==> design.v <==
module riscv_pipe (
	input  wire        CLK,
	input  wire        RSTn,
	output wire [11:0] I_MEM_ADDR,
	input  wire [31:0] I_MEM_DI,
	output wire [11:0] D_MEM_ADDR,
	output wire [31:0] D_MEM_DOUT,
	input  wire [31:0] D_MEM_DI,
	output wire        D_MEM_WEN,
	output wire        RF_WE,
	output wire [4:0]  RF_WA,
	output wire [31:0] RF_WD,
	output wire        HALT
);
	wire [4:0]  ra1, ra2;
	wire [31:0] rd1, rd2;
	RISCV_TOP core (
		.CLK         (CLK),
		.RSTn        (RSTn),
		.I_MEM_CSN   (),
		.I_MEM_DI    (I_MEM_DI),
		.I_MEM_ADDR  (I_MEM_ADDR),
		.D_MEM_CSN   (),
		.D_MEM_DI    (D_MEM_DI),
		.D_MEM_DOUT  (D_MEM_DOUT),
		.D_MEM_ADDR  (D_MEM_ADDR),
		.D_MEM_WEN   (D_MEM_WEN),
		.D_MEM_BE    (),
		.RF_WE       (RF_WE),
		.RF_RA1      (ra1),
		.RF_RA2      (ra2),
		.RF_WA1      (RF_WA),
		.RF_RD1      (rd1),
		.RF_RD2      (rd2),
		.RF_WD       (RF_WD),
		.HALT        (HALT),
		.OUTPUT_PORT ()
	);
	REG_FILE #(
		.DWIDTH (32),
		.MDEPTH (32),
		.AWIDTH (5)
	) rf (
		.CLK  (CLK),
		.WE   (RF_WE),
		.RSTn (RSTn),
		.RA1  (ra1),
		.RA2  (ra2),
		.WA   (RF_WA),
		.WD   (RF_WD),
		.RD1  (rd1),
		.RD2  (rd2)
	);
endmodule
module RISCV_TOP (
	input wire CLK,
	input wire RSTn,
	output wire I_MEM_CSN,
	input wire [31:0] I_MEM_DI, 
	output reg [11:0] I_MEM_ADDR, 
	output wire D_MEM_CSN,
	input wire [31:0] D_MEM_DI,
	output wire [31:0] D_MEM_DOUT,
	output wire [11:0] D_MEM_ADDR, 
	output wire D_MEM_WEN,
	output wire [3:0] D_MEM_BE,
	output wire RF_WE,
	output wire [4:0] RF_RA1,
	output wire [4:0] RF_RA2,
	output wire [4:0] RF_WA1,
	input wire [31:0] RF_RD1,
	input wire [31:0] RF_RD2,
	output wire [31:0] RF_WD,
	output wire HALT,                    
	output wire [31:0] OUTPUT_PORT       
	);
	assign OUTPUT_PORT = RF_WD;
	reg [11:0] pc;
	reg [11:0] pc1;
	reg [11:0] pc2;
	wire [11:0] Added_pc;
	reg [11:0] Added_pc1;
	reg [11:0] Added_pc2;
	reg [31:0] Added_pc3;
	reg [11:0] nxt_pc;
	reg [31:0] inst;	
	reg [4:0] rd1;
	reg [4:0] rd2;
	reg [4:0] rd3;
	reg [31:0] immed;
	reg [11:0] immed1;	
	reg [31:0] A;
	reg [31:0] B;
	reg [31:0] rt1;
	reg [31:0] rt2;
	reg [31:0] result;
	reg [31:0] ALUOut;
	reg [31:0] preMEMOut;
	reg [31:0] MEMOut;
	reg [1:0] PCSrc;
	reg RegWrite1;
	reg RegWrite2;
	reg RegWrite; 
	reg [2:0] ASrc;
	reg [2:0] BSrc;
	reg [1:0] rtSrc;
	reg [3:0] ALUOP;
	reg [1:0] MEMOutSrc1;
	reg [1:0] MEMOutSrc;
	reg JAL;
	reg JAL1;
	reg JALR;
	reg JALR1;
	reg Branch;
	reg MEMWrite1;
	reg MEMWrite;
	reg LW;
	reg Stall;
	reg Finish;
	reg NOP1;
	reg NOP2;
	reg NOP3;
	reg NOP;
	assign HALT = ((inst == 32'h00008067) && (Finish == 1'b1))? 1'b1 : 1'b0;
	always @(posedge CLK) begin
		if (RSTn == 1'b0) pc <= 12'b0;
		else if (Stall == 1'b1) pc <= pc;
		else pc <= nxt_pc;
	end
	always @(posedge CLK) begin
		if (Stall == 1'b1) pc1 <= pc1;
		else pc1 <= pc;
	end
	always @(posedge CLK) begin
		pc2 <= pc1;
	end
	always @(posedge CLK) begin
		immed1 <= immed[11:0];
	end
	assign Added_pc = pc + 4;
	always @(posedge CLK) begin
		if (Stall == 1'b1) Added_pc1 <= Added_pc1;
		else Added_pc1 <= Added_pc;
	end
	always @(posedge CLK) begin
		Added_pc2 <= Added_pc1;
	end
	always @(posedge CLK) begin
		Added_pc3 <= {{21{Added_pc2[11]}},Added_pc2[10:0]};
	end
	always @(*) begin
		if ((JAL1 == 1'b1) || ((Branch == 1'b1) && (result[0] == 1'b1))) PCSrc = 2'b01;
		else if (JALR1 == 1'b1) PCSrc = 2'b10;
		else PCSrc = 2'b00;
	end
	always @(*) begin
		case (PCSrc)
			2'b01: nxt_pc = pc2 + immed1;
			2'b10: nxt_pc = result[11:0];
			default: nxt_pc = Added_pc;
		endcase
	end
	always @(*) I_MEM_ADDR = pc;
	assign I_MEM_CSN = ~RSTn;
	always @(posedge CLK) begin
		if (RSTn == 1'b0) begin
			inst <= 32'h00000013;
			NOP1 <= 1'b1;
		end
		else if ((JAL == 1'b1) || (JALR == 1'b1) || (JAL1 == 1'b1) || (JALR1 == 1'b1) || ((Branch == 1'b1) && (result[0] == 1'b1))) begin
			inst <= 32'h00000013;
			NOP1 <= 1'b1;
		end
		else if (Stall == 1'b1) begin
			inst <= inst;
			NOP1 <= NOP1;
		end
		else begin
			inst <= I_MEM_DI;
			NOP1 <= 1'b0;
		end
	end
	assign RF_RA1 = inst[19:15];
	assign RF_RA2 = inst[24:20];
	always @(posedge CLK) begin
		rd1 <= inst[11:7];
	end
	always @(posedge CLK) begin
		rd2 <= rd1;
	end
	always @(posedge CLK) begin
		rd3 <= rd2;
	end
	assign RF_WA1 = rd3;
	assign RF_WD = MEMOut;
	always @(*) begin
		if (((inst[6:0] == 7'b0010011) && (inst[14:12] != 3'b101) && (inst[14:12] != 3'b001)) || (inst[6:0] == 7'b0000011) || (inst[6:0] == 7'b1100111)) 
			immed = {{21{inst[31]}},inst[30:20]};
		else if (inst[6:0] == 7'b1100011) 
			immed = {{20{inst[31]}},inst[7],inst[30:25],inst[11:8],1'b0};
		else if (inst[6:0] == 7'b0100011) 
			immed = {{21{inst[31]}},inst[30:25],inst[11:8],inst[7]};
		else if (inst[6:0] == 7'b1101111) 
			immed = {{12{inst[31]}},inst[19:12],inst[20],inst[30:21],1'b0};
		else if ((inst[6:0] == 7'b0010011) && ((inst[14:12] == 3'b101) || (inst[14:12] == 3'b001))) 
			immed = {{28{inst[24]}},inst[23:20]};
		else 
			immed = {32{1'b0}};
	end
	assign RF_WE = RegWrite;
	always @(posedge CLK) begin
		if (RSTn == 1'b0) RegWrite2 <= 1'b0;
		else RegWrite2 <= RegWrite1;
	end
	always @(posedge CLK) begin
		if (RSTn == 1'b0) RegWrite <= 1'b0;
		else RegWrite <= RegWrite2;
	end
	always @(posedge CLK) begin
		if (RSTn == 1'b0) RegWrite1 <= 1'b0;
		else if ((inst[6:0] == 7'b1100011) || (inst[6:0] == 7'b0100011) || ((Branch == 1'b1) && (result[0] == 1'b1)) || (Stall == 1'b1)) RegWrite1 <= 1'b0;
		else RegWrite1 <= 1'b1;
	end
	always @(*) begin
		if (inst[6:0] == 7'b1100111) JALR = 1'b1;
		else JALR = 1'b0;
	end
	always @(posedge CLK) begin
		if ((RSTn == 1'b0) || ((Branch == 1'b1) && (result[0] == 1'b1)) || (Stall == 1'b1)) JALR1 <=1'b0;
		else JALR1 <= JALR;
	end
	always @(*) begin
		if (inst[6:0] == 7'b1101111) JAL = 1'b1;
		else JAL = 1'b0;
	end
	always @(posedge CLK) begin
		if ((RSTn == 1'b0) || ((Branch == 1'b1) && (result[0] == 1'b1)) || (Stall == 1'b1)) JAL1 <=1'b0;
		else JAL1 <= JAL;
	end
	always @(posedge CLK) begin
		if ((RSTn == 1'b1) && (inst[6:0] == 7'b1100011) && ((Branch == 1'b0) || (result[0] == 1'b0)) && (Stall == 1'b0)) Branch <= 1'b1;
		else Branch <= 1'b0;
	end
	always @(posedge CLK) begin
		if ((RSTn == 1'b1) && (inst[6:0] == 7'b0000011) && ((Branch == 1'b0) || (result[0] == 1'b0)) && (Stall == 1'b0)) LW <= 1'b1;
		else LW <= 1'b0;
	end
	always @(posedge CLK) begin
		if ((RSTn == 1'b1) && (inst == 32'h00c00093) && ((Branch == 1'b0) || (result[0] == 1'b0)) && (Stall == 1'b0)) Finish <= 1'b1;
		else Finish <= 1'b0;
	end
	always @(posedge CLK) begin
		if ((RSTn == 1'b0) || ((Branch == 1'b1) && (result[0] == 1'b1)) || (Stall == 1'b1)) NOP2 <= 1'b1;
		else NOP2 <= NOP1;
	end
	always @(posedge CLK) begin
		NOP3 <= NOP2;
	end
	always @(posedge CLK) begin
		NOP <= NOP3;
	end
	always @(*) begin
		if ((RegWrite1 == 1'b1) && (inst[19:15] == rd1) && (inst[19:15] != 5'b00000) && (inst[6:0] != 7'b1101111) && (LW == 1'b1)) Stall = 1'b1;
		else if ((RegWrite1 == 1'b1) && (inst[24:20] == rd1) && (inst[24:20] != 5'b00000) && ((inst[6:0] == 7'b0100011) || (inst[6:0] == 7'b0110011) || (inst[6:0] == 7'b1100011)) && (LW == 1'b1)) Stall = 1'b1;
		else Stall = 1'b0;
	end
	always @(*) begin
		if ((RegWrite1 == 1'b1) && (inst[19:15] == rd1) && (inst[19:15] != 5'b00000) && (inst[6:0] != 7'b1101111) && (JAL1 != 1'b1) && (JALR1 != 1'b1)) ASrc = 3'b001;
		else if ((RegWrite2 == 1'b1) && (inst[19:15] == rd2) && (inst[19:15] != 5'b00000) && (inst[6:0] != 7'b1101111)) ASrc = 3'b010;
		else if ((RegWrite == 1'b1) && (inst[19:15] == rd3) && (inst[19:15] != 5'b00000) && (inst[6:0] != 7'b1101111)) ASrc = 3'b011;
		else if((RegWrite1 == 1'b1) && (inst[19:15] == rd1) && (inst[19:15] != 5'b00000) && (inst[6:0] != 7'b1101111) && ((JAL1 == 1'b1) || (JALR1 == 1'b1))) ASrc = 3'b100;
		else ASrc = 3'b000;
	end
	always @(*) begin
		if ((RegWrite1 == 1'b1) && (inst[24:20] == rd1) && (inst[24:20] != 5'b00000) && ((inst[6:0] == 7'b0110011) || (inst[6:0] == 7'b1100011)) && (JAL1 != 1'b1) && (JALR1 != 1'b1)) BSrc = 3'b010;
		else if ((RegWrite2 == 1'b1) && (inst[24:20] == rd2) && (inst[24:20] != 5'b00000) && ((inst[6:0] == 7'b0110011) || (inst[6:0] == 7'b1100011))) BSrc = 3'b011;
		else if ((RegWrite == 1'b1) && (inst[24:20] == rd3) && (inst[24:20] != 5'b00000) && ((inst[6:0] == 7'b0110011) || (inst[6:0] == 7'b1100011))) BSrc = 3'b100;
		else if ((RegWrite1 == 1'b1) && (inst[24:20] == rd1) && (inst[24:20] != 5'b00000) && ((inst[6:0] == 7'b0110011) || (inst[6:0] == 7'b1100011)) && ((JAL1 == 1'b1) || (JALR1 == 1'b1))) BSrc = 3'b101;
		else if ((inst[6:0] == 7'b0110011) || (inst[6:0] == 7'b1100011)) BSrc = 3'b000;
		else BSrc = 3'b001;	
	end
	always @(*) begin
		if ((RegWrite1 == 1'b1) && (inst[24:20] == rd1) && (inst[24:20] != 5'b00000)) rtSrc = 2'b01;
		else if ((RegWrite2 == 1'b1) && (inst[24:20] == rd2) && (inst[24:20] != 5'b00000)) rtSrc = 2'b10;
		else if ((RegWrite == 1'b1) && (inst[24:20] == rd3) && (inst[24:20] != 5'b00000)) rtSrc = 2'b11;
		else rtSrc = 2'b00;	
	end
	always @(posedge CLK) begin
		case (ASrc)
			3'b000: A <= RF_RD1;		
			3'b001: A <= result;
			3'b010: A <= preMEMOut;
			3'b011: A <= MEMOut;
			default: A <= Added_pc2;
		endcase
	end
	always @(posedge CLK) begin
		case (BSrc)
			3'b000: B <= RF_RD2;	
			3'b001: B <= immed;		
			3'b010: B <= result;
			3'b011: B <= preMEMOut;
			3'b100: B <= MEMOut;
			default: B <= Added_pc2;
		endcase
	end
	always @(posedge CLK) begin
		case (rtSrc)
			2'b00: rt1 <= RF_RD2;		
			2'b01: rt1 <= result;
			2'b10: rt1 <= preMEMOut;
			default: rt1 <= MEMOut;
		endcase
	end
	always @(posedge CLK) begin
		rt2 <= rt1;
	end
	always @(posedge CLK) begin
		if ((inst[6:0] == 7'b1101111) || (inst[6:0] == 7'b0000011) || (inst[6:0] == 7'b0100011) || ((inst[6:0] == 7'b0110011) && (inst[14:12] == 3'b000) && (inst[30] == 1'b0)) || ((inst[6:0] == 7'b0010011) && (inst[14:12] == 3'b000)))              
			ALUOP <= 4'b0000;
		else if ((inst[6:0] == 7'b0110011) && (inst[14:12] == 3'b000)  && (inst[30] == 1'b1))
			ALUOP <= 4'b0001;
		else if (((inst[6:0] == 7'b0110011) && (inst[14:12] == 3'b111)) || ((inst[6:0] == 7'b0010011) && (inst[14:12] == 3'b111))) 
			ALUOP <= 4'b0010;
		else if (((inst[6:0] == 7'b0110011) && (inst[14:12] == 3'b110)) || ((inst[6:0] == 7'b0010011) && (inst[14:12] == 3'b110))) 
			ALUOP <= 4'b0011;
		else if (((inst[6:0] == 7'b0110011) && (inst[14:12] == 3'b100)) || ((inst[6:0] == 7'b0010011) && (inst[14:12] == 3'b100))) 
			ALUOP <= 4'b0100;
		else if (((inst[6:0] == 7'b0110011) && (inst[14:12] == 3'b010)) || ((inst[6:0] == 7'b0010011) && (inst[14:12] == 3'b010)) || ((inst[6:0] == 7'b1100011) && (inst[14:12] == 3'b100))) 
			ALUOP <= 4'b0101;
		else if (((inst[6:0] == 7'b0110011) && (inst[14:12] == 3'b011)) || ((inst[6:0] == 7'b0010011) && (inst[14:12] == 3'b011)) || ((inst[6:0] == 7'b1100011) && (inst[14:12] == 3'b110))) 
			ALUOP <= 4'b0110;
		else if (((inst[6:0] == 7'b0110011) && (inst[14:12] == 3'b101) && (inst[30] == 1'b1)) || ((inst[6:0] == 7'b0010011) && (inst[14:12] == 3'b101) && (inst[30] == 1'b1)))              
			ALUOP <= 4'b0111;
		else if (((inst[6:0] == 7'b0110011) && (inst[14:12] == 3'b101) && (inst[30] == 1'b0)) || ((inst[6:0] == 7'b0010011) && (inst[14:12] == 3'b101) && (inst[30] == 1'b0)))              
			ALUOP <= 4'b1000;
		else if (((inst[6:0] == 7'b0110011) && (inst[14:12] == 3'b001)) || ((inst[6:0] == 7'b0010011) && (inst[14:12] == 3'b001)))              
			ALUOP <= 4'b1001;
		else if ((inst[6:0] == 7'b1100011) && (inst[14:12] == 3'b000)) 
			ALUOP <= 4'b1010;
		else if ((inst[6:0] == 7'b1100011) && (inst[14:12] == 3'b001)) 
			ALUOP <= 4'b1011;
		else if ((inst[6:0] == 7'b1100011) && (inst[14:12] == 3'b101)) 
			ALUOP <= 4'b1100;
		else if ((inst[6:0] == 7'b1100011) && (inst[14:12] == 3'b111)) 
			ALUOP <= 4'b1101;
		else if (inst[6:0] == 7'b1100111)
			ALUOP <= 4'b1110;
		else 
			ALUOP <= 4'b1111;
	end
	always @(*) begin
		case (ALUOP)
			4'b0000 : result = A + B;
			4'b0001 : result = A - B;
			4'b0010 : result = A & B;
			4'b0011 : result = A | B;
			4'b0100 : result = A ^ B;
			4'b0101 : result = $signed(A) < $signed(B);
			4'b0110 : result = A < B;
			4'b0111 : result = $signed(A) >>> B[4:0];
			4'b1000 : result = A >> B[4:0];
			4'b1001 : result = A << B[4:0];
			4'b1010 : result = A == B;
			4'b1011 : result = A != B;
			4'b1100 : result = $signed(A) >= $signed(B);
			4'b1101 : result = A >= B;
			4'b1110 : result = (A + B) & 32'hfffffffe;
			default : result = 0;
		endcase
	end
	always @(posedge CLK) begin
		ALUOut <= result;
	end
	assign D_MEM_ADDR = ALUOut[11:0];
	assign D_MEM_DOUT = rt2;
	assign D_MEM_CSN = ~RSTn;
	assign D_MEM_WEN = ~MEMWrite;
	assign D_MEM_BE = 4'b1111;
	always @(posedge CLK) begin
		if ((RSTn == 1'b1) && (inst[6:0] == 7'b0100011) && ((Branch == 1'b0) || (result[0] == 1'b0)) && (Stall == 1'b0)) MEMWrite1 <= 1'b1;
		else MEMWrite1 <= 1'b0;
	end
	always @(posedge CLK) begin
		if (RSTn == 1'b0) MEMWrite <= 1'b0;
		else MEMWrite <= MEMWrite1;
	end
	always @(posedge CLK)begin
		if ((inst[6:0] == 7'b1101111) || (inst[6:0] == 7'b1100111)) MEMOutSrc1 <= 2'b10;
		else if (inst[6:0] == 7'b0000011) MEMOutSrc1 <= 2'b01;
		else MEMOutSrc1 <= 2'b00;
	end 
	always @(posedge CLK) begin
		MEMOutSrc <= MEMOutSrc1;
	end
	always @(*) begin
		case (MEMOutSrc)
			2'b00: preMEMOut = ALUOut;		
			2'b01: preMEMOut = D_MEM_DI;
			default: preMEMOut = Added_pc3;
		endcase
	end
	always @(posedge CLK) begin
		MEMOut <= preMEMOut;
	end
endmodule 
module REG_FILE #(
	parameter DWIDTH = 32,
	parameter MDEPTH = 32,
	parameter AWIDTH = 5
)  (
	input wire CLK,
	input wire WE,
	input wire RSTn,
	input wire [AWIDTH-1:0] RA1, RA2, WA,
	input wire [DWIDTH-1:0] WD,
	output wire [DWIDTH-1:0] RD1, RD2
);
	reg [DWIDTH-1:0] RF [MDEPTH-1:0];
	assign RD1 = RF[RA1];
	assign RD2 = RF[RA2];
	always @(posedge CLK)
	begin
		if (~RSTn)
    		begin
			RF[0] <= 32'b0;
			RF[2] <= 32'hF00;
			RF[3] <= 32'h100;
			RF[1] <= 32'b0;
			RF[4] <= 32'b0;
			RF[5] <= 32'b0;
			RF[6] <= 32'b0;
			RF[7] <= 32'b0;
			RF[8] <= 32'b0;
			RF[9] <= 32'b0;
			RF[10] <= 32'b0;
			RF[11] <= 32'b0;
			RF[12] <= 32'b0;
			RF[13] <= 32'b0;
			RF[14] <= 32'b0;
			RF[15] <= 32'b0;
			RF[16] <= 32'b0;
			RF[17] <= 32'b0;
			RF[18] <= 32'b0;
			RF[19] <= 32'b0;
			RF[20] <= 32'b0;
			RF[21] <= 32'b0;
			RF[22] <= 32'b0;
			RF[23] <= 32'b0;
			RF[24] <= 32'b0;
			RF[25] <= 32'b0;
			RF[26] <= 32'b0;
			RF[27] <= 32'b0;
			RF[28] <= 32'b0;
			RF[29] <= 32'b0;
			RF[30] <= 32'b0;
			RF[31] <= 32'b0;
		end
		else if(WE && (WA != {AWIDTH{1'b0}}))
		begin
        		RF[WA] <= WD;
    		end
	end
endmodule
==> run.sh <==
#!/bin/bash
# the make line also repeats each setting of config.mk as NAME=value (left out here)
make -C /OpenROAD-flow-scripts/flow DESIGN_CONFIG=/design/flow/config.mk WORK_HOME=/design/flow/orfs CLKGATE_MAP_FILE= finish
==> config.mk <==
export PLATFORM = sky130hd
export DESIGN_NAME = riscv_pipe
export DESIGN_NICKNAME = riscv_pipe
export VERILOG_FILES = /design/flow/design.v
export SDC_FILE = /design/flow/constraint.sdc
export NUM_CORES = 4
export LEC_CHECK = 0
export CAP_MARGIN = 35
export CELL_PAD_IN_SITES_GLOBAL_PLACEMENT = 2
export CORE_MARGIN = 2
export CORE_UTILIZATION = 70
export CTS_CLUSTER_DIAMETER = 310
export CTS_CLUSTER_SIZE = 36
export GPL_TIMING_DRIVEN = 1
export MIN_ROUTING_LAYER = met2
export PLACE_DENSITY_LB_ADDON = 0.2
export SETUP_SLACK_MARGIN = -0.33
export SLEW_MARGIN = 35
==> constraint.sdc <==
create_clock -name core_clock -period 4.13 [get_ports {CLK}]
set_input_delay 0.8260 -clock core_clock [delete_from_list [all_inputs] [get_ports {CLK}]]
set_output_delay 0.8260 -clock core_clock [all_outputs]
set_load 0.01 [all_outputs]
==> impl_metrics.json, run 1 <==
{
  "dieHeight_um": 334,
  "ys_warn_count": 2,
  "yosys-stat-area_mm2": 0.0763,
  "yosys.area_share.aoi_pct": 8.11,
  "top_area_cell": "edfxtp_1",
  "common_cells": "1046 x edfxtp_1, 999 x and2_1, 688 x mux4_2, 437 x clkbuf_1, 336 x dfxtp_1",
  "syn_area_mm2": 0.0763,
  "async_flop_share_pct": 0,
  "netlist_instances": 5829,
  "logic_family": "multiplexers",
  "initCoreUtil_pct": 70.3,
  "fa_ha_area_share_pct": 1.87,
  "top_cell": "edfxtp_1",
  "status": "did not finish",
  "synth_flops": 1382,
  "ys_sh_simple_pct": 13.2,
  "avgSynthCellArea_um2": 13.1,
  "rows": 121,
  "synth_cell_types": 100,
  "yosys-top-cells-area": "edfxtp_1 41%, mux4_2 20%, dfxtp_1 8.8%",
  "top_cell_area_share_pct": 41.2,
  "chipArea_mm2": 0.112,
  "edf_count": 1046,
  "flop_cell": "edfxtp_1",
  "postSynthSeqShare_pct": 50.0,
  "xor_share_pct": 0.597,
  "core_mm2": 0.108,
  "ys_sh_mux_pct": 22.5,
  "lastStage": "global placement without I/O (3_1_place_gp_skip_io)",
  "error": "[ERROR FLW-0024] Place density exceeds 1.0 (current PLACE_DENSITY_LB_ADDON =  0.2). Please check if the value of  PLACE_DENSITY_LB_ADDON is between 0 and 0.99.",
  "ys_cells": 5829,
  "chipWidth_um": 334
}
==> inputs of run 2 (changes only) <==
- CAP_MARGIN: 35 -> 20
- CELL_PAD_IN_SITES_GLOBAL_PLACEMENT: 2 -> not set
- CORE_UTILIZATION: 70 -> 59
- CTS_CLUSTER_DIAMETER: 310 -> not set
- CTS_CLUSTER_SIZE: 36 -> not set
- GPL_TIMING_DRIVEN: 1 -> not set
- MIN_ROUTING_LAYER: met2 -> not set
- PLACE_DENSITY_LB_ADDON: 0.2 -> not set
- SETUP_SLACK_MARGIN: -0.33 -> not set
- SLEW_MARGIN: 35 -> 20
- clock period: 4.13 -> 4.75 ns (I/O delays scaled with it)
==> run 2 against run 1 <==
The run now finishes clean. Area after synthesis unchanged. Die size increased by 18%. Synthesized cell count unchanged.
==> impl_metrics.json, run 2 <==
{
  "routedWlPerCell_um": 37.2,
  "grt_setup_unrepaired": "no",
  "xor_share_pct": 0.597,
  "grt_pass1_vias": 54300,
  "initCoreUtil_pct": 59.6,
  "avgSynthCellArea_um2": 13.1,
  "top_area_cell": "edfxtp_1",
  "crit_family": "AND-OR/OR-AND gates",
  "grt_overflow": 0,
  "area_delta_synth_final_pct": 12.9,
  "logic_family": "multiplexers",
  "top_cell_area_share_pct": 41.2,
  "critPathKind": "register to register",
  "drt-pass1-iter-count": 7,
  "chipWidth_um": 364,
  "fa_ha_area_share_pct": 1.87,
  "p_switching_w": 0.00991,
  "reg2regPathDepth": 13,
  "wirelength_um": 286000,
  "ys_cells": 5829,
  "p_leak_nw": 31.1,
  "ys_sh_simple_pct": 13.2,
  "cts_resized": 0,
  "worst-path-buf-inv": 2,
  "path_cells": "inv_1 -> ha_1 -> a21o_1 -> o21bai_1 -> o2111ai_1 -> a211oi_1 -> buf_4 -> o21ai_0 -> a21boi_0 -> a31oi_1 -> mux2_2 -> a2111oi_2 -> o21ai_0",
  "report.final.slew_viol_count": 0,
  "comb_cell_power_w": 0.00657,
  "cts_root_buf": "clkbuf_16",
  "min_period_ns": 4.49,
  "cts_buffers": 149,
  "top_cell": "edfxtp_1",
  "power_density_mw_per_mm2": 379,
  "fin_crit_sh_pct": 94.5,
  "clk_pin_slew_worst_paths_ns": 0.07,
  "cts_sinks": 1382,
  "skew_ns": 0.0462,
  "htree_levels": 4,
  "holdWs_ns": 0.322,
  "hold_violations": 0,
  "drcViolationCount": 0,
  "cp-start-kind": "register",
  "dp_slack_ns": 0.441,
  "chipArea_mm2": 0.132,
  "ys_sh_mux_pct": 22.5,
  "min_path_cells": 0,
  "clk_path_buf_depth": 3,
  "power-top-group": "sequential cells",
  "critPathSlowestCell": "o21ai_0",
  "initialDrtViolationCount": 9383,
  "startpoint": "core.A[4]$_DFF_P_",
  "post_cts_buffers": 0,
  "postSynthSeqShare_pct": 50.0,
  "routed_via_density": 7.24,
  "required_ns": 5.34,
  "rows": 131,
  "worst_ep_arrival_time_ns": 5.08,
  "timing.fmax_mhz": 223,
  "tritoncts": "done",
  "port_buffers": 161,
  "hold_path_class": "register to register",
  "p_sw_share_pct": 30.4,
  "flop_cell": "edfxtp_1",
  "slew_headroom_pct": 20.5,
  "r2r-start": "core.A[4]$_DFF_P_",
  "gp_congestion": 0.992,
  "io_pins": 162,
  "common_cells": "1046 x edfxtp_1, 999 x and2_1, 688 x mux4_2, 437 x clkbuf_1, 336 x dfxtp_1",
  "synth_flops": 1382,
  "dieHeight_um": 364,
  "power_clock_w": 0.0116,
  "clockPowerShare_pct": 35.6,
  "ys_warn_count": 2,
  "yosys-stat-area_mm2": 0.0763,
  "core_mm2": 0.128,
  "grt_pass1_wl_um": 403000,
  "antenna_found_initial": 25,
  "tool_warnings": 94,
  "nNetsFinal": 6081,
  "cp_num_cells": 13,
  "crit_end": "core.A[31]$_DFF_P_",
  "status": "complete, no violations",
  "async_flop_share_pct": 0,
  "endpoint_kind": "register",
  "drv_cap": 0,
  "edf_count": 1046,
  "grt_use_total_pct": 43.6,
  "final_util_pct": 67.4,
  "crit_path_max_incr_delay_ns": 0.56,
  "syn_area_mm2": 0.0763,
  "hp-start": "core.rt1[0]$_DFF_P_",
  "cts_hold_buf": 0,
  "setup_viol": 0,
  "r2r_slack_ns": 0.26,
  "ant_nets": 0,
  "fin_ws_ns": 0.263,
  "netlist_instances": 5829,
  "instances_no_fill": 7694,
  "intPower_w": 0.0227,
  "p_seq_w": 0.0145,
  "synth_cell_types": 100,
  "route.vias.total": 55700,
  "dp_cells": 7414,
  "timing.critical_path.mode_cell": "o21ai_0",
  "clock_latency_ns": 0.81,
  "hold_end": "core.rt2[0]$_DFF_P_",
  "r2r-end": "core.A[31]$_DFF_P_",
  "hpwl_um": 191000,
  "yosys.area_share.aoi_pct": 8.11,
  "seqPwrFrac_pct": 44.3,
  "power_frac_comb_pct": 20.1,
  "crit_path_max_fanout": 9,
  "grt_max_degree": 69,
  "peakVddDrop_mv": 0.392,
  "yosys-top-cells-area": "edfxtp_1 41%, mux4_2 20%, dfxtp_1 8.8%",
  "worstMarginPinSlew_ns": 1.18,
  "tns_ns": 0
}
==> run 2: area by class of cell <==
cell class | count | area [um^2]
Antenna cell | 11 | 27.5
Multi-Input combinational cell | 3777 | 36100
Fill cell | 9189 | 41700
Tap cell | 1662 | 2080
Inverter | 129 | 484
Timing Repair Buffer | 464 | 4470
Clock inverter | 85 | 883
Clock buffer | 184 | 3910
Sequential cell | 1382 | 38200
==> run 2: per-layer routing <==
layer  vias to the layer above  global-route usage [%]  routed length, um
met4                        14                    24.9              18900
met1                     28000                    54.8              97200
met5                         -                       0                 98
met3                      1019                    12.4              35800
met2                      4341                    68.3             134000
li1                      22400                       -                  -
==> run 2: metrics by stage <==
| stage | total power [W] | area, um^2 |
|---|---|---|
| 6_report | 0.0326 | 86100 |
| 5_1_grt | 0.0334 | 86100 |
| 4_1_cts | 0.0324 | 86100 |
| 3_5_place_dp | 0.0210 | 81300 |
| 3_3_place_gp | 0.0210 | 81300 |
| 2_1_floorplan | 0.0181 | 76400 |
==> inputs of run 3 (changes only) <==
- CORE_UTILIZATION: 59 -> 61
- CTS_CLUSTER_DIAMETER: not set -> 353
- SETUP_SLACK_MARGIN: not set -> 0.77
- clock period: 4.75 -> 3.1 ns (I/O delays scaled with it)
==> run 3 against run 2 <==
The layout now fails its checks (setup timing). Worst hold slack improved by 0.0040 ns. Setup slack worse by 0.70 ns. Wire length up 9.2%. Register-to-register slack got worse by 0.70 ns. Critical endpoint is now core.A[24]$_DFF_P_. Final cell count increased by 11%. Sequential cell count stayed put. Largest power group unchanged.
==> impl_metrics.json, run 3 <==
{
  "status": "finished with violations",
  "so.violations": "setup timing",
  "hold_path_class": "register to register",
  "p_leak_nw": 36.8,
  "ys_sh_simple_pct": 13.2,
  "ys_warn_count": 2,
  "tritoncts": "done",
  "cts_hold_buf": 0,
  "r2r-start": "core.B[1]$_DFF_P_",
  "min_path_cells": 0,
  "top_cell": "edfxtp_1",
  "top_area_cell": "edfxtp_1",
  "avgSynthCellArea_um2": 13.1,
  "antenna_found_initial": 28,
  "fin_crit_sh_pct": 114,
  "p_sw_share_pct": 30.7,
  "chipArea_mm2": 0.128,
  "synth_flops": 1382,
  "cp_num_cells": 14,
  "power_frac_comb_pct": 26.6,
  "power_clock_w": 0.0177,
  "crit_end": "core.A[24]$_DFF_P_",
  "crit_path_max_fanout": 4,
  "rows": 129,
  "endpoint_kind": "register",
  "flop_cell": "edfxtp_1",
  "fillCellCount": 7221,
  "gp_congestion": 1.02,
  "synth_cell_types": 100,
  "ant_nets": 0,
  "holdWs_ns": 0.326,
  "logic_family": "multiplexers",
  "logic_area_mm2": 0.0383,
  "reg2regPathDepth": 14,
  "chipWidth_um": 358,
  "startpoint": "core.B[1]$_DFF_P_",
  "peakVddDrop_mv": 0.576,
  "fin_ws_ns": -0.434,
  "dieHeight_um": 358,
  "r2r-end": "core.A[24]$_DFF_P_",
  "min_period_ns": 3.53,
  "common_cells": "1046 x edfxtp_1, 999 x and2_1, 688 x mux4_2, 437 x clkbuf_1, 336 x dfxtp_1",
  "drt-pass1-iter-count": 10,
  "netlist_instances": 5829,
  "power-top-group": "sequential cells",
  "clock_latency_ns": 0.82,
  "grt_max_degree": 58,
  "grt_overflow": 0,
  "ys_sh_mux_pct": 22.5,
  "clk_pin_slew_worst_paths_ns": 0.06,
  "xor_share_pct": 0.597,
  "tns_ns": -40.80,
  "final_util_pct": 78.2,
  "clk_path_buf_depth": 3,
  "seqPwrFrac_pct": 40.5,
  "yosys.area_share.aoi_pct": 8.11,
  "cts_sinks": 1382,
  "power_density_mw_per_mm2": 556,
  "grt_pass1_vias": 60700,
  "tool_warnings": 97,
  "cts_root_buf": "clkbuf_16",
  "timing.critical_path.mode_cell": "buf_4",
  "hp-start": "core.rt1[9]$_DFF_P_",
  "io_pins": 162,
  "cts_buffers": 144,
  "p_seq_w": 0.0218,
  "area_delta_synth_final_pct": 27.0,
  "setup_viol": 160,
  "initialDrtViolationCount": 10100,
  "crit_path_max_incr_delay_ns": 0.40,
  "grt_setup_unrepaired": "yes",
  "worst-path-buf-inv": 4,
  "htree_levels": 4,
  "routedWlPerCell_um": 36.6,
  "clockPowerShare_pct": 33.0,
  "slew_headroom_pct": 30.6,
  "ys_cells": 5829,
  "critPathKind": "register to register",
  "cp-start-kind": "register",
  "p_switching_w": 0.0165,
  "timing.fmax_mhz": 283,
  "skew_ns": 0.0659,
  "drcViolationCount": 0,
  "grt_use_total_pct": 48.9,
  "syn_area_mm2": 0.0763,
  "critPathSlowestCell": "fa_2",
  "async_flop_share_pct": 0,
  "drv_cap": 0,
  "path_cells": "clkinvlp_4 -> fa_2 -> nor2b_4 -> o21ai_2 -> and4bb_2 -> o21bai_4 -> o31a_1 -> buf_4 -> buf_6 -> a311oi_2 -> buf_4 -> o211ai_1 -> a211o_1 -> a221o_1",
  "postSynthSeqShare_pct": 50.0,
  "initCoreUtil_pct": 61.6,
  "power_w": 0.0539,
  "grt_pass1_wl_um": 435000,
  "routed_via_density": 7.20,
  "intPower_w": 0.0373,
  "hold_violations": 0,
  "regArea_mm2": 0.0382,
  "comb_cell_power_w": 0.0143,
  "fa_ha_area_share_pct": 1.87,
  "hpwl_um": 204000,
  "core_mm2": 0.124,
  "port_buffers": 161,
  "route.vias.total": 61400,
  "worstMarginPinSlew_ns": 1.04,
  "r2r_slack_ns": -0.43,
  "yosys-top-cells-area": "edfxtp_1 41%, mux4_2 20%, dfxtp_1 8.8%",
  "edf_count": 1046,
  "required_ns": 3.77,
  "crit_family": "AND-OR/OR-AND gates",
  "top_cell_area_share_pct": 41.2,
  "hold_end": "core.rt2[9]$_DFF_P_",
  "worst_ep_arrival_time_ns": 4.21,
  "wirelength_um": 312000,
  "report.final.slew_viol_count": 0,
  "nNetsFinal": 6925,
  "yosys-stat-area_mm2": 0.0763
}
run 3: cell type report:
cell class,count,area share (%)
well taps,1637,2.12
clock buffers,196,4.09
inverters,129,0.525
clock inverters,67,0.812
repair buffers,1313,13.4
flip-flops and latches,1382,39.5
diodes,28,0.0724
multi-input cells,3777,39.5
run 3: timing repair:
action / CTS / global route
cloned: 19 / 2
pin swaps: 118 / 109
buffers inserted: 87 / 70
endpoints found under the setup margin: 514 / 968
gates resized: 366 / 326
endpoints found under the hold margin: 0 / 0
run 3: layer usage:
layer / global-route usage, % / share of wire [%] / up-vias
li1: - / - / 24100
met2: 73.1 / 44 / 5733
met5: 0 / 0.038 / -
met3: 16.9 / 14 / 1654
met1: 58.3 / 31 / 29900
met4: 38.5 / 9.8 / 16
run 3: through the flow:
stage / area [um^2] / instances / setup WS [ns]
floorplan: 77100 / 5860 / -0.566
global placement: 87100 / 8060 / -0.753
detailed placement: 87100 / 8060 / -0.758
CTS: 94800 / 8429 / -0.366
global route: 96700 / 8502 / -0.489
finish: 96800 / 8529 / -0.434
==> inputs of run 4 (changes only) <==
- CAP_MARGIN: 20 -> 5
- CORE_UTILIZATION: 61 -> 69
- CTS_CLUSTER_DIAMETER: 353 -> 363
- SETUP_SLACK_MARGIN: 0.77 -> 0.4
- clock period: 3.1 -> 3.24 ns (I/O delays scaled with it)
==> run 4 against run 3 <==
The run now fails in global routing (5_1_grt). Die size is 11% lower. Synthesized cell count unchanged. Area after synthesis stayed put.
==> impl_metrics.json, run 4 <==
{
  "status": "did not finish",
  "lastStage": "global routing (5_1_grt)",
  "error": "[ERROR GRT-0232] Routing congestion too high. Check the congestion heatmap in the GUI.",
  "avgSynthCellArea_um2": 13.1,
  "chipArea_mm2": 0.113,
  "clk_path_buf_depth": 3,
  "grt_overflow": 713,
  "synth_cell_types": 100,
  "yosys-top-cells-area": "edfxtp_1 41%, mux4_2 20%, dfxtp_1 8.8%",
  "grt_use_total_pct": 88.1,
  "ys_sh_simple_pct": 13.2,
  "port_buffers": 161,
  "top_cell_area_share_pct": 41.2,
  "top_cell": "edfxtp_1",
  "ys_warn_count": 2,
  "ys_cells": 5829,
  "yosys.area_share.aoi_pct": 8.11,
  "htree_levels": 4,
  "synth_flops": 1382,
  "fa_ha_area_share_pct": 1.87,
  "dp_slack_ns": -0.542,
  "netlist_instances": 5829,
  "syn_area_mm2": 0.0763,
  "postSynthSeqShare_pct": 50.0,
  "gp_congestion": 1.02,
  "dp_cells": 7756,
  "logic_family": "multiplexers",
  "yosys-stat-area_mm2": 0.0763,
  "ys_sh_mux_pct": 22.5,
  "common_cells": "1046 x edfxtp_1, 999 x and2_1, 688 x mux4_2, 437 x clkbuf_1, 336 x dfxtp_1",
  "cts_root_buf": "clkbuf_16",
  "rows": 121,
  "initCoreUtil_pct": 69.8,
  "chipWidth_um": 336,
  "dieHeight_um": 336,
  "cts_sinks": 1382,
  "hpwl_um": 200000,
  "core_mm2": 0.109,
  "flop_cell": "edfxtp_1",
  "edf_count": 1046,
  "io_pins": 162,
  "top_area_cell": "edfxtp_1",
  "xor_share_pct": 0.597,
  "async_flop_share_pct": 0,
  "cts_buffers": 141,
  "cts_hold_buf": 0
}
run 4: layer usage:
metal / global-route usage [%] / overflow
met2: 96.0 / 314
met1: 87.9 / 83
met4: 84.9 / 189
met3: 82.6 / 116
met5: 69.3 / 11
run 4: metrics by stage:
| step | power (W) | hold slack [ns] | utilization, % | cell area (um^2) |
|---|---|---|---|---|
| after global placement | 0.0321 | 0.310 | 78.3 | 85600 |
| after floorplan | 0.0267 | 0.310 | - | 76700 |
| after detailed placement | 0.0324 | 0.312 | 78.3 | 85600 |
| after CTS | 0.0500 | 0.315 | 84.3 | 92100 |
run 4: timing repair:
item | in CTS
resized | 278
setup endpoints to repair | 203
cloned | 7
pin swaps | 109
setup buffers | 57
==> inputs of run 5 (changes only) <==
- CAP_MARGIN: 5 -> 0
- CORE_UTILIZATION: 69 -> 66
- CTS_CLUSTER_DIAMETER: 363 -> 99
- SETUP_SLACK_MARGIN: 0.4 -> -0.25
- clock period: 3.24 -> 3.37 ns (I/O delays scaled with it)
==> run 5 against run 4 <==
The layout now fails its checks (setup timing). Area after synthesis did not move. Die size up 4.5%. Synthesized cell count is the same.
==> impl_metrics.json, run 5 <==
{
  "yosys-stat-area_mm2": 0.0763,
  "tritoncts": "done",
  "flop_cell": "edfxtp_1",
  "dp_cells": 7712,
  "chipWidth_um": 344,
  "tns_ns": -15.89,
  "power_frac_comb_pct": 23.4,
  "clk_path_buf_depth": 3,
  "drcViolationCount": 0,
  "clk_pin_slew_worst_paths_ns": 0.06,
  "p_leak_nw": 33.7,
  "edf_count": 1046,
  "reg2regPathDepth": 15,
  "min_path_cells": 0,
  "crit_path_max_fanout": 18,
  "use_met3_pct": 18.6,
  "cts_hold_buf": 0,
  "antenna_found_initial": 32,
  "nNetsFinal": 6539,
  "slew_headroom_pct": 8.85,
  "power-top-group": "sequential cells",
  "rows": 124,
  "seqPwrFrac_pct": 42.2,
  "hold_violations": 0,
  "path_cells": "buf_6 -> buf_12 -> inv_1 -> buf_12 -> buf_12 -> buf_4 -> mux4_2 -> o21ai_0 -> nor3_1 -> buf_4 -> nand2_1 -> buf_4 -> buf_4 -> nand2_1 -> a31oi_1",
  "instances_no_fill": 8012,
  "power_density_mw_per_mm2": 530,
  "worstMarginPinSlew_ns": 1.36,
  "syn_area_mm2": 0.0763,
  "hp-start": "core.MEMOutSrc1[1]$_SDFF_PP1_",
  "critPathKind": "register to register",
  "dp_slack_ns": -0.547,
  "min_period_ns": 3.65,
  "fin_ws_ns": -0.282,
  "wirelength_um": 300000,
  "chipArea_mm2": 0.118,
  "synth_cell_types": 100,
  "clockPowerShare_pct": 34.5,
  "endpoint_kind": "register",
  "required_ns": 3.97,
  "r2r_slack_ns": -0.28,
  "p_seq_w": 0.0202,
  "tool_warnings": 97,
  "route.vias.total": 61200,
  "fa_ha_area_share_pct": 1.87,
  "cts_sinks": 1382,
  "critPathSlowestCell": "mux4_2",
  "p_switching_w": 0.0146,
  "crit_path_max_incr_delay_ns": 0.48,
  "dieHeight_um": 344,
  "use_met1_pct": 61.4,
  "clock_latency_ns": 0.81,
  "comb_cell_power_w": 0.0112,
  "grt_overflow": 0,
  "crit_family": "buffers and inverters",
  "worst_ep_arrival_time_ns": 4.25,
  "async_flop_share_pct": 0,
  "cts_buffers": 145,
  "holdWs_ns": 0.326,
  "peakVddDrop_mv": 0.534,
  "cp_num_cells": 15,
  "ys_warn_count": 2,
  "grt-busiest-layer": "met2",
  "hold_end": "core.MEMOutSrc[1]$_DFF_P_",
  "setup_viol": 117,
  "intPower_w": 0.0334,
  "top_cell_area_share_pct": 41.2,
  "initialDrtViolationCount": 10700,
  "grt_use_total_pct": 50.9,
  "crit_end": "core.A[10]$_DFF_P_",
  "grt_setup_unrepaired": "yes",
  "startpoint": "core.B[0]$_DFF_P_",
  "cp-start-kind": "register",
  "power_clock_w": 0.0165,
  "area_delta_synth_final_pct": 18.7,
  "xor_share_pct": 0.597,
  "io_pins": 162,
  "yosys-top-cells-area": "edfxtp_1 41%, mux4_2 20%, dfxtp_1 8.8%",
  "drv_cap": 0,
  "status": "finished with violations",
  "routedWlPerCell_um": 37.4,
  "avgSynthCellArea_um2": 13.1,
  "htree_levels": 4,
  "postSynthSeqShare_pct": 50.0,
  "ys_cells": 5829,
  "logic_family": "multiplexers",
  "initCoreUtil_pct": 66.6,
  "worst-path-buf-inv": 9,
  "power_w": 0.0480,
  "cts_root_buf": "clkbuf_16",
  "timing.critical_path.mode_cell": "buf_4",
  "yosys.area_share.aoi_pct": 8.11,
  "core_mm2": 0.115,
  "r2r-start": "core.B[0]$_DFF_P_",
  "grt_pass1_vias": 60500,
  "ys_sh_simple_pct": 13.2,
  "drt-pass1-iter-count": 9,
  "report.final.slew_viol_count": 0,
  "fin_crit_sh_pct": 108,
  "top_area_cell": "edfxtp_1",
  "ant_nets": 0,
  "synth_flops": 1382,
  "skew_ns": 0.0502,
  "gr-usage-met2_pct": 75.2,
  "top_cell": "edfxtp_1",
  "common_cells": "1046 x edfxtp_1, 999 x and2_1, 688 x mux4_2, 437 x clkbuf_1, 336 x dfxtp_1",
  "p_sw_share_pct": 30.4,
  "so.violations": "setup timing",
  "port_buffers": 161,
  "routed_via_density": 7.64,
  "r2r-end": "core.A[10]$_DFF_P_",
  "hpwl_um": 192000,
  "netlist_instances": 5829,
  "timing.fmax_mhz": 274,
  "gp_congestion": 1.03,
  "grt_max_degree": 58,
  "ys_sh_mux_pct": 22.5,
  "fillCellCount": 6284,
  "hold_path_class": "register to register",
  "grt_pass1_wl_um": 423000
}
run 5: cell type report:
cell class	count	area, um^2	area share (%)
inverters	129	500	0.553
clock buffers	203	4110	4.54
multi-input cells	3777	36600	40.4
well taps	1512	1890	2.09
clock inverters	61	734	0.811
diodes	22	55.1	0.0608
repair buffers	926	8470	9.36
flip-flops and latches	1382	38200	42.2
run 5: per-layer routing:
layer,vias to the layer above,part of all wire [%]
li1,23300,-
met1,29400,31
met2,6570,44
met3,1944,16
met4,24,9.5
met5,-,0.062
run 5: through the flow:
stage,area [um^2],util (%)
4_1_cts,90000,78.6
5_1_grt,90500,79.0
3_5_place_dp,85000,74.2
2_1_floorplan,76600,-
3_3_place_gp,85000,74.2
6_report,90500,79.1
run 5: what timing repair did:
action	4_1_cts	5_1_grt
pin swaps	10	28
cloned	1	4
gates resized	31	72
setup endpoints to repair	82	95
buffers inserted	7	5
==> inputs of run 6 (changes only) <==
- CAP_MARGIN: 0 -> 25
- CORE_MARGIN: 2 -> 5
- CORE_UTILIZATION: 66 -> 46
- CTS_CLUSTER_DIAMETER: 99 -> 191
- MAX_ROUTING_LAYER: not set -> met5
- PLACE_DENSITY: not set -> 0.37
- SETUP_SLACK_MARGIN: -0.25 -> 0.01
- clock period: 3.37 -> 7.32 ns (I/O delays scaled with it)
==> run 6 against run 5 <==
Now clean on timing, DRC and antenna. Maximum frequency is 29% lower. Utilization is 27 points lower. Sequential cell count stayed put. Worst hold slack worse by 0.0017 ns. Global-route usage is 17 points lower. Largest cell class unchanged.
==> impl_metrics.json, run 6 <==
{
  "cts_root_buf": "clkbuf_16",
  "comb_cell_power_w": 0.00429,
  "io_pins": 162,
  "nNetsFinal": 5975,
  "peakVddDrop_mv": 0.286,
  "timing.fmax_mhz": 195,
  "ant_nets": 0,
  "clock_latency_ns": 0.85,
  "ys_sh_mux_pct": 22.5,
  "worst-path-buf-inv": 3,
  "tns_ns": 0,
  "antenna_found_initial": 27,
  "gp_congestion": 0.977,
  "skew_ns": 0.0394,
  "logic_area_mm2": 0.0361,
  "slew_headroom_pct": 23.9,
  "crit_family": "AND-OR/OR-AND gates",
  "cp-start-kind": "register",
  "cts_sinks": 1382,
  "min_path_cells": 0,
  "cp_num_cells": 14,
  "p_seq_w": 0.00933,
  "port_buffers": 161,
  "ys_warn_count": 2,
  "yosys.area_share.aoi_pct": 8.11,
  "startpoint": "core.B[4]$_DFF_P_",
  "regArea_mm2": 0.0382,
  "r2r_slack_ns": 2.20,
  "p_sw_share_pct": 30.9,
  "top_cell": "edfxtp_1",
  "grt_use_total_pct": 33.7,
  "top_area_cell": "edfxtp_1",
  "syn_area_mm2": 0.0763,
  "xor_share_pct": 0.597,
  "r2r-start": "core.B[4]$_DFF_P_",
  "hpwl_um": 198000,
  "hold_end": "core.rt2[10]$_DFF_P_",
  "critPathSlowestCell": "mux4_2",
  "worstMarginPinSlew_ns": 1.14,
  "p_switching_w": 0.00662,
  "cts_hold_buf": 0,
  "min_period_ns": 5.12,
  "route.vias.total": 53300,
  "endpoint_kind": "register",
  "dp_slack_ns": 2.33,
  "drt-pass1-iter-count": 9,
  "routed_via_density": 6.56,
  "post_cts_buffers": 0,
  "rows": 149,
  "power_frac_comb_pct": 20.1,
  "edf_count": 1046,
  "hold_violations": 0,
  "grt_pass1_vias": 51300,
  "wirelength_um": 298000,
  "hold_path_class": "register to register",
  "initCoreUtil_pct": 46.3,
  "synth_cell_types": 100,
  "logic_family": "multiplexers",
  "drcViolationCount": 0,
  "clk_pin_slew_worst_paths_ns": 0.07,
  "htree_levels": 4,
  "common_cells": "1046 x edfxtp_1, 999 x and2_1, 688 x mux4_2, 437 x clkbuf_1, 336 x dfxtp_1",
  "tritoncts": "done",
  "crit_path_max_fanout": 32,
  "fin_ws_ns": 2.20,
  "yosys-stat-area_mm2": 0.0763,
  "avgSynthCellArea_um2": 13.1,
  "dieHeight_um": 417,
  "tool_warnings": 94,
  "status": "complete, no violations",
  "power_density_mw_per_mm2": 249,
  "async_flop_share_pct": 0,
  "report.final.slew_viol_count": 0,
  "hp-start": "core.rt1[10]$_DFF_P_",
  "required_ns": 8.04,
  "clockPowerShare_pct": 36.4,
  "postSynthSeqShare_pct": 50.0,
  "grt_setup_unrepaired": "no",
  "reg2regPathDepth": 14,
  "ys_sh_simple_pct": 13.2,
  "chipArea_mm2": 0.174,
  "fin_crit_sh_pct": 70.0,
  "synth_flops": 1382,
  "netlist_instances": 5829,
  "p_leak_nw": 30.6,
  "fillCellCount": 14000,
  "cts_resized": 0,
  "initialDrtViolationCount": 7702,
  "top_cell_area_share_pct": 41.2,
  "power-top-group": "sequential cells",
  "routedWlPerCell_um": 36.7,
  "ys_cells": 5829,
  "drv_cap": 0,
  "cts_buffers": 159,
  "critPathKind": "register to register",
  "path_cells": "inv_1 -> ha_1 -> nor3_1 -> o21ai_1 -> and4bb_2 -> o21bai_2 -> o31a_1 -> a21oi_1 -> mux4_2 -> a211oi_2 -> buf_4 -> nand3_1 -> buf_4 -> a21oi_1",
  "clk_path_buf_depth": 3,
  "grt_pass1_wl_um": 414000,
  "crit_path_max_incr_delay_ns": 0.57,
  "flop_cell": "edfxtp_1",
  "power_clock_w": 0.00778,
  "yosys-top-cells-area": "edfxtp_1 41%, mux4_2 20%, dfxtp_1 8.8%",
  "core_mm2": 0.165,
  "seqPwrFrac_pct": 43.6,
  "grt_max_degree": 100,
  "worst_ep_arrival_time_ns": 5.84,
  "area_delta_synth_final_pct": 12.7,
  "fa_ha_area_share_pct": 1.87,
  "intPower_w": 0.0148,
  "chipWidth_um": 417,
  "setup_viol": 0,
  "grt_overflow": 0
}
## run 6: per-layer routing
layer | part of all wire (%) | vias up | track usage (%)
met1 | 40 | 27700 | 46.1
li1 | - | 22100 | -
met4 | 4.1 | 0 | 12.5
met2 | 48 | 2901 | 54.9
met5 | 0 | - | 0
met3 | 8.1 | 536 | 5.13
## run 6: area by class of cell
class / instances / share of cell area, %
Sequential cell: 1382 / 44.4
Multi-Input combinational cell: 3777 / 42.0
Inverter: 129 / 0.563
Timing Repair Buffer: 348 / 4.03
Tap cell: 2189 / 3.19
Clock buffer: 209 / 4.95
Clock inverter: 79 / 0.831
Antenna cell: 12 / 0.0349
## run 6: metrics by stage
| stage | instance area (um^2) | utilization, % | cells | power [W] | hold slack, ns |
|---|---|---|---|---|---|
| floorplan | 76400 | - | 5860 | 0.0118 | 0.310 |
| global placement | 80500 | 48.8 | 7802 | 0.0137 | 0.310 |
| detailed placement | 80900 | 49.1 | 7822 | 0.0137 | 0.312 |
| CTS | 85900 | 52.1 | 8110 | 0.0214 | 0.323 |
| global route | 85900 | 52.2 | 8114 | 0.0220 | 0.330 |
| finish | 86000 | 52.2 | 8125 | 0.0214 | 0.324 |
==> inputs of run 7 (changes only) <==
- CAP_MARGIN: 25 -> 40
- CELL_PAD_IN_SITES_DETAIL_PLACEMENT: not set -> 0
- CELL_PAD_IN_SITES_GLOBAL_PLACEMENT: not set -> 1
- CORE_ASPECT_RATIO: not set -> 1.94
- CORE_UTILIZATION: 46 -> 48
- CTS_CLUSTER_DIAMETER: 191 -> not set
- MAX_ROUTING_LAYER: met5 -> not set
- PLACE_DENSITY: 0.37 -> not set
- PLACE_DENSITY_LB_ADDON: not set -> 0.17
- SETUP_SLACK_MARGIN: 0.01 -> 2.56
- clock period: 7.32 -> 8.72 ns (I/O delays scaled with it)
==> run 7 against run 6 <==
Highest routed layer is now met5. Global-route usage rose by 2.2 points. Critical path depth did not move. Non-clock buffer count rose by 41. Combinational power fell by 14%. Clock power fell by 23%. Setup slack improved by 1.0 ns. Final cell count fell by 1.7%. Worst hold slack got worse by 0.010 ns. Final area fell by 0.63%. Still clean. Total power fell by 18%. Synthesized cell count did not move.
==> impl_metrics.json, run 7 <==
{
  "status": "complete, no violations",
  "fa_ha_area_share_pct": 1.87,
  "crit_path_max_incr_delay_ns": 0.68,
  "hold_path_class": "register to register",
  "grt_setup_unrepaired": "no",
  "flop_cell": "edfxtp_1",
  "report.final.slew_viol_count": 0,
  "cts_root_buf": "clkbuf_16",
  "initCoreUtil_pct": 48.3,
  "cp_num_cells": 14,
  "hpwl_um": 203000,
  "grt_pass1_vias": 55000,
  "chipWidth_um": 296,
  "seqPwrFrac_pct": 44.7,
  "power_clock_w": 0.00600,
  "clk_path_buf_depth": 4,
  "path_cells": "inv_1 -> ha_1 -> a211oi_1 -> o21bai_1 -> o2111ai_1 -> a211oi_1 -> buf_4 -> o21ai_0 -> buf_4 -> a21boi_0 -> a31oi_1 -> mux2_2 -> a2111oi_2 -> o21ai_0",
  "dp_cells": 7718,
  "instances_no_fill": 7986,
  "hold_end": "core.rt2[17]$_DFF_P_",
  "cts_resized": 0,
  "drcViolationCount": 0,
  "top_cell": "edfxtp_1",
  "htree_levels": 4,
  "tns_ns": 0,
  "ys_sh_mux_pct": 22.5,
  "slew_headroom_pct": 30.6,
  "r2r-start": "core.B[1]$_DFF_P_",
  "top_cell_area_share_pct": 41.2,
  "hold_violations": 0,
  "async_flop_share_pct": 0,
  "rows": 203,
  "routedWlPerCell_um": 38.2,
  "reg2regPathDepth": 14,
  "min_path_cells": 0,
  "endpoint_kind": "register",
  "crit_end": "core.A[31]$_DFF_P_",
  "power_frac_comb_pct": 21.1,
  "synth_cell_types": 100,
  "r2r-end": "core.A[31]$_DFF_P_",
  "cts_hold_buf": 0,
  "required_ns": 9.36,
  "intPower_w": 0.0122,
  "clk_pin_slew_worst_paths_ns": 0.08,
  "tool_warnings": 97,
  "min_period_ns": 5.49,
  "worstMarginPinSlew_ns": 1.04,
  "edf_count": 1046,
  "power-top-group": "sequential cells",
  "nNetsFinal": 5999,
  "area_delta_synth_final_pct": 12.0,
  "core_mm2": 0.158,
  "xor_share_pct": 0.597,
  "timing.fmax_mhz": 182,
  "yosys.area_share.aoi_pct": 8.11,
  "cts_sinks": 1382,
  "syn_area_mm2": 0.0763,
  "logic_family": "multiplexers",
  "clock_latency_ns": 0.82,
  "critPathKind": "register to register",
  "yosys-stat-area_mm2": 0.0763,
  "worst-path-buf-inv": 3,
  "comb_cell_power_w": 0.00369,
  "initialDrtViolationCount": 6517,
  "r2r_slack_ns": 3.23,
  "grt_use_total_pct": 35.9,
  "critPathSlowestCell": "a2111oi_2",
  "port_buffers": 161,
  "skew_ns": 0.0563,
  "dieHeight_um": 565,
  "grt_overflow": 0,
  "postSynthSeqShare_pct": 50.0,
  "yosys-top-cells-area": "edfxtp_1 41%, mux4_2 20%, dfxtp_1 8.8%",
  "ant_nets": 0,
  "ys_cells": 5829,
  "wirelength_um": 305000,
  "hp-start": "core.rt1[17]$_DFF_P_",
  "synth_flops": 1382,
  "gp_congestion": 0.992,
  "p_sw_share_pct": 30.6,
  "fillCellCount": 13100,
  "cp-start-kind": "register",
  "clockPowerShare_pct": 34.3,
  "top_area_cell": "edfxtp_1",
  "setup_viol": 0,
  "crit_path_max_fanout": 36,
  "crit_family": "AND-OR/OR-AND gates",
  "fin_crit_sh_pct": 62.9,
  "p_switching_w": 0.00535,
  "chipArea_mm2": 0.167,
  "cts_buffers": 142,
  "grt_max_degree": 107,
  "avgSynthCellArea_um2": 13.1,
  "routed_via_density": 6.77,
  "grt_pass1_wl_um": 420000,
  "route.vias.total": 54000,
  "drv_cap": 0,
  "p_seq_w": 0.00782,
  "peakVddDrop_mv": 0.136,
  "common_cells": "1046 x edfxtp_1, 999 x and2_1, 688 x mux4_2, 437 x clkbuf_1, 336 x dfxtp_1",
  "post_cts_buffers": 0,
  "startpoint": "core.B[1]$_DFF_P_",
  "power_density_mw_per_mm2": 205,
  "antenna_found_initial": 27,
  "io_pins": 162,
  "worst_ep_arrival_time_ns": 6.13,
  "drt-pass1-iter-count": 7,
  "tritoncts": "done",
  "ys_warn_count": 2,
  "p_leak_nw": 30.5,
  "ys_sh_simple_pct": 13.2,
  "netlist_instances": 5829,
  "power_w": 0.0175
}
==> run 7: layout make-up <==
class	instances	area [um^2]	share of cell area (%)
diodes	16	40.0	0.0469
clock buffers	187	3790	4.44
clock inverters	56	558	0.653
inverters	129	484	0.567
multi-input cells	3777	36100	42.2
flip-flops and latches	1382	38200	44.7
well taps	2050	2560	3.00
repair buffers	389	3720	4.36
==> run 7: metal layers <==
layer	track usage [%]	wire [um]
met3	5.09	23000
met1	38.7	95500
met5	0	25
met2	62.6	156000
met4	29.1	30800
==> run 7: stage by stage <==
step | cell area [um^2] | setup slack (ns) | util, % | hold WS (ns)
2_1_floorplan | 76400 | 3.71 | - | 0.310
3_3_place_gp | 80400 | 2.57 | 51.0 | 0.312
3_5_place_dp | 80900 | 3.36 | 51.3 | 0.313
4_1_cts | 85300 | 3.37 | 54.1 | 0.320
5_1_grt | 85400 | 3.09 | 54.1 | 0.333
6_report | 85400 | 3.23 | 54.2 | 0.314
==> inputs of run 8 (changes only) <==
- ABC_AREA: not set -> 1
- CAP_MARGIN: 40 -> 20
- CELL_PAD_IN_SITES_DETAIL_PLACEMENT: 0 -> 2
- CELL_PAD_IN_SITES_GLOBAL_PLACEMENT: 1 -> not set
- CORE_ASPECT_RATIO: 1.94 -> not set
- CORE_MARGIN: 5 -> 6
- CORE_UTILIZATION: 48 -> 44
- CTS_CLUSTER_DIAMETER: not set -> 177
- GPL_ROUTABILITY_DRIVEN: not set -> 0
- GPL_TIMING_DRIVEN: not set -> 1
- HOLD_SLACK_MARGIN: not set -> 0.06
- MAX_ROUTING_LAYER: not set -> met4
- MIN_ROUTING_LAYER: not set -> met2
- PLACE_DENSITY_LB_ADDON: 0.17 -> not set
- SETUP_SLACK_MARGIN: 2.56 -> not set
- clock period: 8.72 -> 8.31 ns (I/O delays scaled with it)
==> run 8 against run 7 <==
The run now fails in global routing (5_1_grt). Synthesized cell count rose by 64%. Area after synthesis increased by 0.85%. Die size is 11% higher.
==> impl_metrics.json, run 8 <==
{
  "syn_area_mm2": 0.0769,
  "chipWidth_um": 430,
  "yosys-stat-area_mm2": 0.0769,
  "netlist_instances": 9541,
  "top_cell": "nor2_1",
  "synth_flops": 1382,
  "port_buffers": 161,
  "ys_warn_count": 2,
  "hpwl_um": 325000,
  "yosys-top-cells-area": "edfxtp_1 41%, dfxtp_1 8.7%, o21ai_0 8.4%",
  "postSynthSeqShare_pct": 49.6,
  "cts_sinks": 1382,
  "ys_sh_simple_pct": 18.9,
  "grt_use_total_pct": 97.3,
  "ys_sh_mux_pct": 0.104,
  "top_cell_area_share_pct": 40.8,
  "ys_cells": 9541,
  "grt_overflow": 7680,
  "dieHeight_um": 430,
  "xor_share_pct": 0.364,
  "error": "[ERROR GRT-0116] Global routing finished with congestion. Check the congestion regions in the DRC Viewer.",
  "lastStage": "global routing (5_1_grt)",
  "cts_buffers": 159,
  "chipArea_mm2": 0.185,
  "initCoreUtil_pct": 44.6,
  "clk_path_buf_depth": 3,
  "edf_count": 1046,
  "core_mm2": 0.172,
  "fa_ha_area_share_pct": 1.85,
  "synth_cell_types": 70,
  "top_area_cell": "edfxtp_1",
  "common_cells": "1374 x nor2_1, 1343 x nand2_1, 1284 x o21ai_0, 1046 x edfxtp_1, 1010 x a21oi_1",
  "status": "did not finish",
  "cts_resized": 0,
  "io_pins": 162,
  "avgSynthCellArea_um2": 8.06,
  "cts_root_buf": "clkbuf_16",
  "yosys.area_share.aoi_pct": 20.9,
  "cts_hold_buf": 0,
  "rows": 152,
  "flop_cell": "edfxtp_1",
  "htree_levels": 4,
  "post_cts_buffers": 0,
  "logic_family": "AND-OR/OR-AND gates",
  "async_flop_share_pct": 0
}
==> run 8: metrics by stage <==
step                      cell area, um^2  util [%]  setup WS [ns]  power (W)  instances
after floorplan                     77000         -           4.65     0.0101       9572
after global placement              79400      46.1           3.57     0.0116      11400
after detailed placement            79500      46.1           3.12     0.0123      11400
after CTS                           84500      49.0           2.83     0.0198      11700
==> run 8: layer usage <==
layer,GRT overflow,global-route usage [%]
met1,-,-
met2,2802,97.6
met3,3737,104
met4,1141,86.5
met5,-,-
==> inputs of run 9 (changes only) <==
- ABC_AREA: 1 -> not set
- CAP_MARGIN: 20 -> 5
- CELL_PAD_IN_SITES_DETAIL_PLACEMENT: 2 -> not set
- CORE_MARGIN: 6 -> 2
- CORE_UTILIZATION: 44 -> 69
- CTS_CLUSTER_DIAMETER: 177 -> not set
- GPL_ROUTABILITY_DRIVEN: 0 -> not set
- GPL_TIMING_DRIVEN: 1 -> not set
- HOLD_SLACK_MARGIN: 0.06 -> not set
- MAX_ROUTING_LAYER: met4 -> not set
- MIN_ROUTING_LAYER: met2 -> not set
- SETUP_SLACK_MARGIN: not set -> 1.24
- clock period: 8.31 -> 4.75 ns (I/O delays scaled with it)
==> run 9 against run 8 <==
Die size shrank 39%. Area after synthesis shrank 0.85%. Now clean on timing, DRC and antenna. Synthesized cell count shrank 39%.
==> impl_metrics.json, run 9 <==
{
  "status": "complete, no violations",
  "grt_pass1_wl_um": 414000,
  "report.final.slew_viol_count": 0,
  "ant_nets": 0,
  "netlist_instances": 5829,
  "top_area_cell": "edfxtp_1",
  "fin_area_mm2": 0.0873,
  "intPower_w": 0.0229,
  "drcViolationCount": 0,
  "initCoreUtil_pct": 69.8,
  "top_cell_area_share_pct": 41.2,
  "r2r_slack_ns": 0.99,
  "flop_cell": "edfxtp_1",
  "cp_num_cells": 11,
  "fa_ha_area_share_pct": 1.87,
  "core_mm2": 0.109,
  "synth_cell_types": 100,
  "xor_share_pct": 0.597,
  "crit_family": "simple AND/OR/NAND/NOR gates",
  "r2r-end": "core.pc[7]$_SDFFE_PN0N_",
  "worst_ep_arrival_time_ns": 4.42,
  "tritoncts": "done",
  "antenna_found_initial": 19,
  "timing.fmax_mhz": 266,
  "fin_crit_sh_pct": 79.1,
  "hold_violations": 0,
  "chipWidth_um": 336,
  "ys_sh_simple_pct": 13.2,
  "drt-pass1-iter-count": 12,
  "endpoint_kind": "register",
  "io_pins": 162,
  "crit_end": "core.pc[7]$_SDFFE_PN0N_",
  "r2r-start": "core.B[1]$_DFF_P_",
  "hold_end": "core.rt2[10]$_DFF_P_",
  "drv_cap": 0,
  "cts_buffers": 142,
  "p_seq_w": 0.0147,
  "power_density_mw_per_mm2": 380,
  "clock_latency_ns": 0.79,
  "edf_count": 1046,
  "seqPwrFrac_pct": 44.3,
  "postSynthSeqShare_pct": 50.0,
  "yosys-stat-area_mm2": 0.0763,
  "area_delta_synth_final_pct": 14.4,
  "grt_max_degree": 70,
  "critPathSlowestCell": "mux4_1",
  "gp_congestion": 1.05,
  "p_leak_nw": 31.4,
  "cp-start-kind": "register",
  "power_frac_comb_pct": 20.9,
  "power-top-group": "sequential cells",
  "p_switching_w": 0.0102,
  "clk_pin_slew_worst_paths_ns": 0.06,
  "top_cell": "edfxtp_1",
  "tool_warnings": 99,
  "port_buffers": 161,
  "ys_warn_count": 2,
  "ys_cells": 5829,
  "path_cells": "buf_12 -> mux4_1 -> mux2_2 -> and4_1 -> nor4_2 -> nand4b_1 -> a21oi_4 -> a21boi_4 -> or2_4 -> a211o_1 -> o31a_1",
  "cts_root_buf": "clkbuf_16",
  "initialDrtViolationCount": 12200,
  "syn_area_mm2": 0.0763,
  "yosys-top-cells-area": "edfxtp_1 41%, mux4_2 20%, dfxtp_1 8.8%",
  "grt_setup_unrepaired": "yes",
  "common_cells": "1046 x edfxtp_1, 999 x and2_1, 688 x mux4_2, 437 x clkbuf_1, 336 x dfxtp_1",
  "min_path_cells": 0,
  "clk_path_buf_depth": 3,
  "setup_viol": 0,
  "holdWs_ns": 0.322,
  "min_period_ns": 3.76,
  "worst-path-buf-inv": 1,
  "placed_cell_area_mm2": 0.0810,
  "worstMarginPinSlew_ns": 1.24,
  "p_sw_share_pct": 30.8,
  "htree_levels": 4,
  "crit_path_max_fanout": 44,
  "hold_path_class": "register to register",
  "critPathKind": "register to register",
  "async_flop_share_pct": 0,
  "chipArea_mm2": 0.113,
  "yosys.area_share.aoi_pct": 8.11,
  "grt_pass1_vias": 58500,
  "route.vias.total": 60800,
  "power_clock_w": 0.0116,
  "power_w": 0.0332,
  "peakVddDrop_mv": 0.391,
  "clockPowerShare_pct": 34.9,
  "reg2regPathDepth": 11,
  "wirelength_um": 299000,
  "nNetsFinal": 6076,
  "grt_use_total_pct": 52.2,
  "skew_ns": 0.0342,
  "routed_via_density": 8.08,
  "comb_cell_power_w": 0.00692,
  "crit_path_max_incr_delay_ns": 0.64,
  "rows": 121,
  "avgSynthCellArea_um2": 13.1,
  "tns_ns": 0,
  "synth_flops": 1382,
  "grt_overflow": 0,
  "startpoint": "core.B[1]$_DFF_P_",
  "cts_sinks": 1382,
  "dieHeight_um": 336,
  "hpwl_um": 183000,
  "hp-start": "core.rt1[10]$_DFF_P_",
  "logic_family": "multiplexers",
  "required_ns": 5.42,
  "ys_sh_mux_pct": 22.5,
  "slew_headroom_pct": 17.6,
  "routedWlPerCell_um": 39.8
}
-- run 9: layout make-up --
type                            instances  area (um^2)
Sequential cell                      1382        38200
Multi-Input combinational cell       3777        37300
Fill cell                            5808        22000
Timing Repair Buffer                  466         4640
Clock buffer                          180         3860
Tap cell                             1476         1850
Clock inverter                         79          840
Inverter                              129          503
Antenna cell                           32         80.1
-- run 9: routing by layer --
metal / vias up / share of wire, % / GRT usage, %
li1: 22400 / - / -
met3: 2104 / 17 / 21.0
met2: 7162 / 44 / 76.9
met5: - / 0.033 / 0
met1: 29100 / 30 / 62.4
met4: 10 / 9.7 / 38.6
-- run 9: metrics by stage --
step	instances	utilization, %	worst slack (ns)
finish	7521	79.8	0.992
global route	7490	79.8	0.995
CTS	7461	79.1	1.10
detailed placement	7173	74.1	0.427
global placement	7172	74.1	0.523
floorplan	5860	-	0.535
-- run 9: repair_timing --
item,CTS,global route
cloned,1,2
pin swaps,25,22
setup buffers,28,25
hold buffers,0,0
setup endpoints to repair,154,137
gates resized,141,100
Power and IR drop assume default switching activity.
